Setup of main:
// fp_mul
module fp_mul(clk, op1, op2, result, under, over);
input wire clk;
input wire [15:0] op1, op2;
output reg [15:0] result;
output reg under, over;
reg [15:0] op1reg, op2reg;
wire [21:0] signew;
wire [4:0] expnew;
wire signnew;
wire [15:0] fp_result;
wire fp_under, fp_over;
always @(posedge clk)
begin
	op1reg <= op1;
	op2reg <= op2;
	result <= fp_result;
	under <= fp_under;
	over <= fp_over;
end
fp1 stage1(.sig1(op1reg[10:0]), .sig2(op2reg[10:0]), .exp1(op1reg[14:11]), .exp2(op2reg[14:11]),
	.sign1(op1reg[15]), .sign2(op2reg[15]), .signew(signew), .expnew(expnew), .signnew(signnew));
fp2 stage2(.sig(signew), .exp(expnew), .sign(signnew), .fp_result(fp_result), .under(fp_under), .over(fp_over));
endmodule
For scale: ~50 flip-flops, about 51 I/O pins.
export LEC_CHECK = 0
export CAP_MARGIN = 20
export CELL_PAD_IN_SITES_DETAIL_PLACEMENT = 0
export CORE_ASPECT_RATIO = 0.89
export CORE_MARGIN = 6
export CORE_UTILIZATION = 59
export MAX_ROUTING_LAYER = met5
export MIN_ROUTING_LAYER = met2
export PLACE_DENSITY = 0.55
export SETUP_SLACK_MARGIN = 0.26
export SLEW_MARGIN = 15
export TNS_END_PERCENT = 95
create_clock -name core_clock -period 7.58 [get_ports {clk}]
run.sh (not shown) runs the stock make flow with config.mk's settings and CLKGATE_MAP_FILE=.
## Diff of input files: the feature branch against main
- a deleted CELL_PAD_IN_SITES_DETAIL_PLACEMENT that had been 0
- a deleted TNS_END_PERCENT that had been 95
- a deleted PLACE_DENSITY that had been 0.55
- a change of SLEW_MARGIN from 15 to 20
- a deleted CORE_ASPECT_RATIO that had been 0.89
- a deleted MAX_ROUTING_LAYER that had been met5
- a change of CORE_MARGIN from 6 to 2
- a deleted SETUP_SLACK_MARGIN that had been 0.26
- a change of CORE_UTILIZATION from 59 to 40
- a deleted MIN_ROUTING_LAYER that had been met2
- a change of the clock period (ns, I/O delays scaled along) from 7.58 to 5.3
Notes after the runs:
- Per the comparison of the feature branch with main, normalized max-slew margin increased 19 points; all-layer global routing usage decreased 16 points; worst-case clock buffer depth essentially unchanged; power consumption increased 60%; global placer's final weighted congestion decreased 3.9%.
- Count of placed standard cells including taps: the feature branch vs main up 101
- STATUS hold slack: the feature branch loses against main

========
The RTL this note starts from:
==> flow/design.v <==
module fp1(sig1, sig2, exp1, exp2, sign1, sign2, signew, expnew, signnew);
input wire [10:0] sig1, sig2; 
input wire [3:0] exp1, exp2;
input wire sign1, sign2;
output wire [21:0] signew;
output wire [4:0] expnew;
output wire signnew;
assign expnew = exp1 + exp2 - 3'b111;
assign signew = sig1 * sig2;
assign signnew = sign1 ^ sign2;
endmodule
module fp2(sig, exp, sign, fp_result, under, over);
input wire [21:0] sig;
input wire [4:0] exp;
input wire sign;
output wire [15:0] fp_result;
output wire under, over;
reg [21:0] tempsig;
reg [4:0] tempexp;
reg underflow;
reg overflow;
always @(*)
begin
	if(sig[20]==1'b0)
		begin
			tempsig = sig >> 1;
			tempexp = exp + 1'b1;
		end
	else 
		begin
			tempsig = sig;
			tempexp = exp;
		end
	if (tempexp > 5'd24) underflow = 1'b1;
	else underflow = 1'b0;
	if (tempexp[4]==1) overflow = 1'b1;
	else overflow =1'b0;
end
assign fp_result = {sign, tempexp[3:0], tempsig[19:9] };
assign under = underflow;
assign over = overflow;
endmodule
module fp_mul(clk, op1, op2, result, under, over);
input wire clk;
input wire [15:0] op1, op2;
output reg [15:0] result;
output reg under, over;
reg [15:0] op1reg, op2reg;
wire [21:0] signew;
wire [4:0] expnew;
wire signnew;
wire [15:0] fp_result;
wire fp_under, fp_over;
always @(posedge clk)
begin
	op1reg <= op1;
	op2reg <= op2;
	result <= fp_result;
	under <= fp_under;
	over <= fp_over;
end
fp1 stage1(.sig1(op1reg[10:0]), .sig2(op2reg[10:0]), .exp1(op1reg[14:11]), .exp2(op2reg[14:11]),
	.sign1(op1reg[15]), .sign2(op2reg[15]), .signew(signew), .expnew(expnew), .signnew(signnew));
fp2 stage2(.sig(signew), .exp(expnew), .sign(signnew), .fp_result(fp_result), .under(fp_under), .over(fp_over));
endmodule
Settings: LEC_CHECK=0, ABC_AREA=1, CAP_MARGIN=20, CORE_MARGIN=2, CORE_UTILIZATION=72, CTS_CLUSTER_SIZE=98, SLEW_MARGIN=20; clock period 1.59 ns.
The baseline ended with an error in clock tree synthesis on DPL-0033.
Edit:
--- a/flow/config.mk
+++ b/flow/config.mk
@@ -6,8 +6,7 @@
 export NUM_CORES = 4
 export LEC_CHECK = 0
-export ABC_AREA = 1
 export CAP_MARGIN = 20
 export CORE_MARGIN = 2
-export CORE_UTILIZATION = 72
-export CTS_CLUSTER_SIZE = 98
+export CORE_UTILIZATION = 58
+export SETUP_SLACK_MARGIN = 1.02
 export SLEW_MARGIN = 20
==> flow/constraint.sdc (replaced) <==
create_clock -name core_clock -period 3.9 [get_ports {clk}]
set_input_delay 0.7800 -clock core_clock [delete_from_list [all_inputs] [get_ports {clk}]]
set_output_delay 0.7800 -clock core_clock [all_outputs]
set_load 0.01 [all_outputs]
Result:
- With this change the flow reached the layout checks and failed them: negative setup slack
- die area goes up by about a fifth
- synthesized cell count is lower by a quarter to a third
- synthesized area shrinks by a few percent
Edit:
--- a/flow/config.mk
+++ b/flow/config.mk
@@ -6,7 +6,8 @@
 export NUM_CORES = 4
 export LEC_CHECK = 0
+export ABC_AREA = 1
 export CAP_MARGIN = 20
 export CORE_MARGIN = 2
-export CORE_UTILIZATION = 58
-export SETUP_SLACK_MARGIN = 1.02
+export CORE_UTILIZATION = 72
+export CTS_CLUSTER_SIZE = 10
 export SLEW_MARGIN = 20
==> flow/constraint.sdc (replaced) <==
create_clock -name core_clock -period 1.59 [get_ports {clk}]
set_input_delay 0.3180 -clock core_clock [delete_from_list [all_inputs] [get_ports {clk}]]
set_output_delay 0.3180 -clock core_clock [all_outputs]
set_load 0.01 [all_outputs]
Result: Now the flow did not get past clock tree synthesis with DPL-0033. Synthesized cell count came out higher by 32%. Die size came out lower by 13%. Area after synthesis came out higher by 6.8%.
Edit:
--- a/flow/config.mk
+++ b/flow/config.mk
@@ -9,5 +9,4 @@
 export CAP_MARGIN = 20
 export CORE_MARGIN = 2
-export CORE_UTILIZATION = 72
-export CTS_CLUSTER_SIZE = 10
+export CORE_UTILIZATION = 65
 export SLEW_MARGIN = 20
==> flow/constraint.sdc (replaced) <==
create_clock -name core_clock -period 5.83 [get_ports {clk}]
set_input_delay 1.1660 -clock core_clock [delete_from_list [all_inputs] [get_ports {clk}]]
set_output_delay 1.1660 -clock core_clock [all_outputs]
set_load 0.01 [all_outputs]
With this change the flow completed without violations; synthesized area stays the same; die size goes up by roughly a tenth; synthesized cell count does not change.
Edit:
--- a/flow/config.mk
+++ b/flow/config.mk
@@ -9,4 +9,7 @@
 export CAP_MARGIN = 20
 export CORE_MARGIN = 2
-export CORE_UTILIZATION = 65
+export CORE_UTILIZATION = 68
+export CTS_CLUSTER_SIZE = 74
+export HOLD_SLACK_MARGIN = -0.09
+export SETUP_SLACK_MARGIN = -0.06
 export SLEW_MARGIN = 20
==> flow/constraint.sdc (replaced) <==
create_clock -name core_clock -period 5.01 [get_ports {clk}]
set_input_delay 1.0020 -clock core_clock [delete_from_list [all_inputs] [get_ports {clk}]]
set_output_delay 1.0020 -clock core_clock [all_outputs]
set_load 0.01 [all_outputs]
Effect:
- The changed run finished clean
- die area went down by a few percent
- global-route usage went up by 2.5 points
- final area went up by a few percent
Edit:
==> flow/config.mk (replaced) <==
export PLATFORM = sky130hd
export DESIGN_NAME = fp_mul
export DESIGN_NICKNAME = fp_mul
export VERILOG_FILES = /design/flow/design.v
export SDC_FILE = /design/flow/constraint.sdc
export NUM_CORES = 4
export LEC_CHECK = 0
export CAP_MARGIN = 5
export CORE_MARGIN = 2
export CORE_UTILIZATION = 68
export PLACE_DENSITY = 0.67
export SETUP_SLACK_MARGIN = 1.02
export SLEW_MARGIN = 20
==> flow/constraint.sdc (replaced) <==
create_clock -name core_clock -period 3.9 [get_ports {clk}]
set_input_delay 0.7800 -clock core_clock [delete_from_list [all_inputs] [get_ports {clk}]]
set_output_delay 0.7800 -clock core_clock [all_outputs]
set_load 0.01 [all_outputs]
The new run aborted during global routing; die size came out lower by a few percent; area after synthesis came out lower by a few percent; synthesized cell count came out lower by a quarter to a third.

========
Setup of before:
// fp_mul: RTL as listed in full above, without the edits since
==> flow/config.mk <==
export PLATFORM = sky130hd
export DESIGN_NAME = fp_mul
export DESIGN_NICKNAME = fp_mul
export VERILOG_FILES = /design/flow/design.v
export SDC_FILE = /design/flow/constraint.sdc
export NUM_CORES = 4
export LEC_CHECK = 0
export CAP_MARGIN = 5
export CELL_PAD_IN_SITES_DETAIL_PLACEMENT = 1
export CORE_ASPECT_RATIO = 1.66
export CORE_MARGIN = 8
export CORE_UTILIZATION = 44
export CTS_CLUSTER_DIAMETER = 166
export MIN_ROUTING_LAYER = met2
export PLACE_DENSITY_LB_ADDON = 0.21
export SLEW_MARGIN = 35
export TNS_END_PERCENT = 75
==> flow/constraint.sdc <==
create_clock -name core_clock -period 5.3 [get_ports {clk}]
set_input_delay 1.0600 -clock core_clock [delete_from_list [all_inputs] [get_ports {clk}]]
set_output_delay 1.0600 -clock core_clock [all_outputs]
set_load 0.01 [all_outputs]
Every stage of before finished as expected; the final checks, on the other hand, flagged negative setup slack, which means the layout fails.
> inputs changed (before -> after)
Settings: a change of CTS_CLUSTER_DIAMETER from 166 to 347; a deleted CELL_PAD_IN_SITES_DETAIL_PLACEMENT that had been 1; an added ABC_AREA of 1; an added HOLD_SLACK_MARGIN of -0.07; a deleted TNS_END_PERCENT that had been 75; a change of SLEW_MARGIN from 35 to 20; a change of CAP_MARGIN from 5 to 20; an added CTS_CLUSTER_SIZE of 98; a change of CORE_UTILIZATION from 44 to 40; a change of CORE_ASPECT_RATIO from 1.66 to 0.5; a change of CORE_MARGIN from 8 to 2; a deleted PLACE_DENSITY_LB_ADDON that had been 0.21; an added SETUP_SLACK_MARGIN of -0.21; a deleted MIN_ROUTING_LAYER that had been met2.
[summary]
- Having completed the whole flow, after delivered a layout that passed the timing, DRC and antenna checks.
- Delta (after minus before): clock network power consumption neither gained nor lost much, power lost 25%, proportion of cell area occupied by multi-input gates lost 1.9 points, portion of the post-synthesis area used by sequential elements lost 1.2 points.
- Between after and before, it is after whose logic depth of the worst setup path including buffers is higher, by 4.
- [after vs before] number of inserted filler cells in the final layout: higher in after
- The run showing the greater sum of negative setup slack is after.
- before → after: switching part of the total shows an increase of 3.2 points, final critical-path required period shows a reduction of 380 ps.

========
== try-fjord ==
Starts from the design.v that is shown in full above.
Settings: LEC_CHECK=0, ABC_AREA=1, CAP_MARGIN=20, CORE_ASPECT_RATIO=1.84, CORE_MARGIN=2, CORE_UTILIZATION=40, CTS_CLUSTER_DIAMETER=347, CTS_CLUSTER_SIZE=20, HOLD_SLACK_MARGIN=-0.07, SETUP_SLACK_MARGIN=-0.21, SLEW_MARGIN=20; clock period 5.3 ns.
Inputs modified between try-fjord and try-onyx:
- MIN_ROUTING_LAYER: unset -> met2
- CELL_PAD_IN_SITES_DETAIL_PLACEMENT: unset -> 1
- CAP_MARGIN: 20 -> 5
- TNS_END_PERCENT: unset -> 75
- SETUP_SLACK_MARGIN: -0.21 -> unset
- CTS_CLUSTER_SIZE: 20 -> unset
- ABC_AREA: 1 -> unset
- CORE_UTILIZATION: 40 -> 69
- CORE_MARGIN: 2 -> 3
- HOLD_SLACK_MARGIN: -0.07 -> unset
- PLACE_DENSITY_LB_ADDON: unset -> 0.21
- CORE_ASPECT_RATIO: 1.84 -> 1.12
- SLEW_MARGIN: 20 -> 35
- CTS_CLUSTER_DIAMETER: 347 -> 166
==> results <==
Area of the die (lower): try-onyx. Compared with try-fjord, in try-onyx xor and xnor area share after synthesis grew by 0.94 points; area after synthesis went down by about 6%. try-fjord went all the way through the flow, and no timing, DRC or antenna check failed. What ended try-onyx was a tool error in 3_5_place_dp; the run never finished.
> inputs changed (try-onyx -> try-delta)
- CORE_ASPECT_RATIO now 0.5, was 1.12
- CORE_UTILIZATION now 53, was 69
- SETUP_SLACK_MARGIN now -0.21, previously not set
- CTS_CLUSTER_SIZE now 98, previously not set
- CELL_PAD_IN_SITES_DETAIL_PLACEMENT no longer set, was 1
- HOLD_SLACK_MARGIN now -0.07, previously not set
- CTS_CLUSTER_DIAMETER now 347, was 166
- CAP_MARGIN now 20, was 5
- ABC_AREA now 1, previously not set
- TNS_END_PERCENT no longer set, was 75
- SLEW_MARGIN now 20, was 35
- PLACE_DENSITY_LB_ADDON no longer set, was 0.21
- CORE_MARGIN now 10, was 3
- MIN_ROUTING_LAYER no longer set, was met2
Findings:
- try-delta went all the way through the flow, and no timing, DRC or antenna check failed.
- Placement row count: try-delta and try-onyx compared, higher one is try-onyx
- Lower mean instance size in the synthesized netlist goes to try-delta over try-onyx.
- Looking at number of standard cells reported by yosys across try-delta and try-onyx, the one that comes out higher is try-delta.
- try-delta against try-onyx: multiplexer fraction of the synthesized cell area shows a reduction of 1.0 points, share of synthesized area occupied by flip-flops and latches went down 1.2 points.
> inputs changed (try-delta -> try-yarrow)
- CAP_MARGIN changed from 20 to 0
- CORE_MARGIN changed from 10 to 2
- CORE_UTILIZATION changed from 53 to 69
## What came out
- [compare] base=try-delta new=try-yarrow: worst setup slack saw an increase, routed wire length saw an increase, utilization saw an increase, maximum frequency saw an increase.

========
job 8130:
RTL: the design.v shown in full above, as it stands there.
make LEC_CHECK=0 CAP_MARGIN=20 CORE_MARGIN=2 CORE_UTILIZATION=70 CTS_CLUSTER_SIZE=22 SETUP_SLACK_MARGIN=-0.11 SLEW_MARGIN=20 finish   # period 3.9 ns
Job 8130 got as far as global routing (5_1_grt), where a tool error ended the run.
Inputs modified between job 8130 and job 5551:
# job 8130
export LEC_CHECK = 0
export CAP_MARGIN = 20
export CORE_MARGIN = 2
export CORE_UTILIZATION = 70
export CTS_CLUSTER_SIZE = 22
export SETUP_SLACK_MARGIN = -0.11
export SLEW_MARGIN = 20
create_clock -name core_clock -period 3.9 [get_ports {clk}]
# job 5551
export LEC_CHECK = 0
export ABC_AREA = 1
export CAP_MARGIN = 20
export CORE_MARGIN = 2
export CORE_UTILIZATION = 71
export SLEW_MARGIN = 20
create_clock -name core_clock -period 1.59 [get_ports {clk}]
Results
- Flow for job 5551 halted at clock tree synthesis (4_1_cts), error code DPL-0033.
- The instance area at placement in job 5551 is 1.08 times that in job 8130.
- On area reported by Yosys stat: job 5551 sits above job 8130.
- Worst slack after detailed placement came out lower on job 5551 than on job 8130.
- Going from job 8130 to job 5551, the floorplan utilization was found to have gone up by 0.57 points.
### job 5551 -> job 7725
# job 5551
export LEC_CHECK = 0
export ABC_AREA = 1
export CAP_MARGIN = 20
export CORE_MARGIN = 2
export CORE_UTILIZATION = 71
export SLEW_MARGIN = 20
create_clock -name core_clock -period 1.59 [get_ports {clk}]
# job 7725
export LEC_CHECK = 0
export CAP_MARGIN = 20
export CORE_MARGIN = 2
export CORE_UTILIZATION = 66
export CTS_CLUSTER_SIZE = 35
export SLEW_MARGIN = 20
create_clock -name core_clock -period 4.96 [get_ports {clk}]
## What came out
Job 7725 -> stages 100% | layout checks FAIL | negative setup slack. [compare] base=job 5551 new=job 7725: mux share of post-synthesis cell area now larger; height of the die now larger; net count of the mapped netlist now smaller.

========
RTL: the design.v shown in full above, as it stands there.
Settings: LEC_CHECK=0, CAP_MARGIN=20, CELL_PAD_IN_SITES_DETAIL_PLACEMENT=0, CORE_ASPECT_RATIO=0.83, CORE_MARGIN=2, CORE_UTILIZATION=72, CTS_CLUSTER_DIAMETER=46, CTS_CLUSTER_SIZE=14, PLACE_DENSITY_LB_ADDON=0.25, SLEW_MARGIN=35, TNS_END_PERCENT=70; clock period 5.04 ns.
The baseline never finished: it broke off in global routing (5_1_grt), error GRT-0232.
Next try:
Settings changed: CORE_UTILIZATION 72 to 61, CTS_CLUSTER_DIAMETER 46 to 43, CTS_CLUSTER_SIZE 14 to 99, PLACE_DENSITY_LB_ADDON 0.25 to unset.
Effect: The changed run finished with negative setup slack left; area after synthesis stays the same; die size rises by 17%; synthesized cell count is unchanged.
Next try:
Settings changed: ABC_AREA set to 1, CAP_MARGIN 20 to 0, CORE_UTILIZATION 61 to 71, CTS_CLUSTER_DIAMETER 43 to 46, CTS_CLUSTER_SIZE 99 to 73, SETUP_SLACK_MARGIN set to 0.61.
- With this change the flow aborted during global routing (5_1_grt)
- die area shrinks by 7.9%
- synthesized area grows by 6.8%
- synthesized cell count grows by 32%
Next try:
Settings changed: CAP_MARGIN 0 to 20, CORE_MARGIN 2 to 10, CORE_UTILIZATION 71 to 63, CTS_CLUSTER_DIAMETER 46 to 300, CTS_CLUSTER_SIZE 73 to 99, SETUP_SLACK_MARGIN 0.61 to -0.25.
With this change the flow finished with timing, DRC and antenna clean.
Area after synthesis does not change.
Synthesized cell count stays the same.
Die area increases by 51%.
Next try:
Settings changed: CORE_ASPECT_RATIO 0.83 to 0.93, CORE_MARGIN 10 to 2, CORE_UTILIZATION 63 to 72, PLACE_DENSITY set to 0.35, SETUP_SLACK_MARGIN -0.25 to 1.48.
Clock period 5.04 ns to 5.61 ns, I/O delays scaled along.
Effect:
- The changed run passed the timing, DRC and antenna checks
- sequential power falls by about 10%
- worst setup slack is better by 0.78 ns
- final area rose by about 8%
- total power rose by about 16%
Next try:
Settings changed: CORE_ASPECT_RATIO 0.93 to 0.83, CORE_MARGIN 2 to 10, CORE_UTILIZATION 72 to 39, PLACE_DENSITY 0.35 to unset, SETUP_SLACK_MARGIN 1.48 to -0.25.
Clock period 5.61 ns to 5.04 ns, I/O delays scaled along.
Effect: Wire length went down by 24%; maximum frequency went down by 3.2%; utilization went down by 45 points; cell area went down by 5.0%; global-route usage went down by 26 points; flip-flop count stays the same.
Power is estimated from default activity; no workload was simulated.
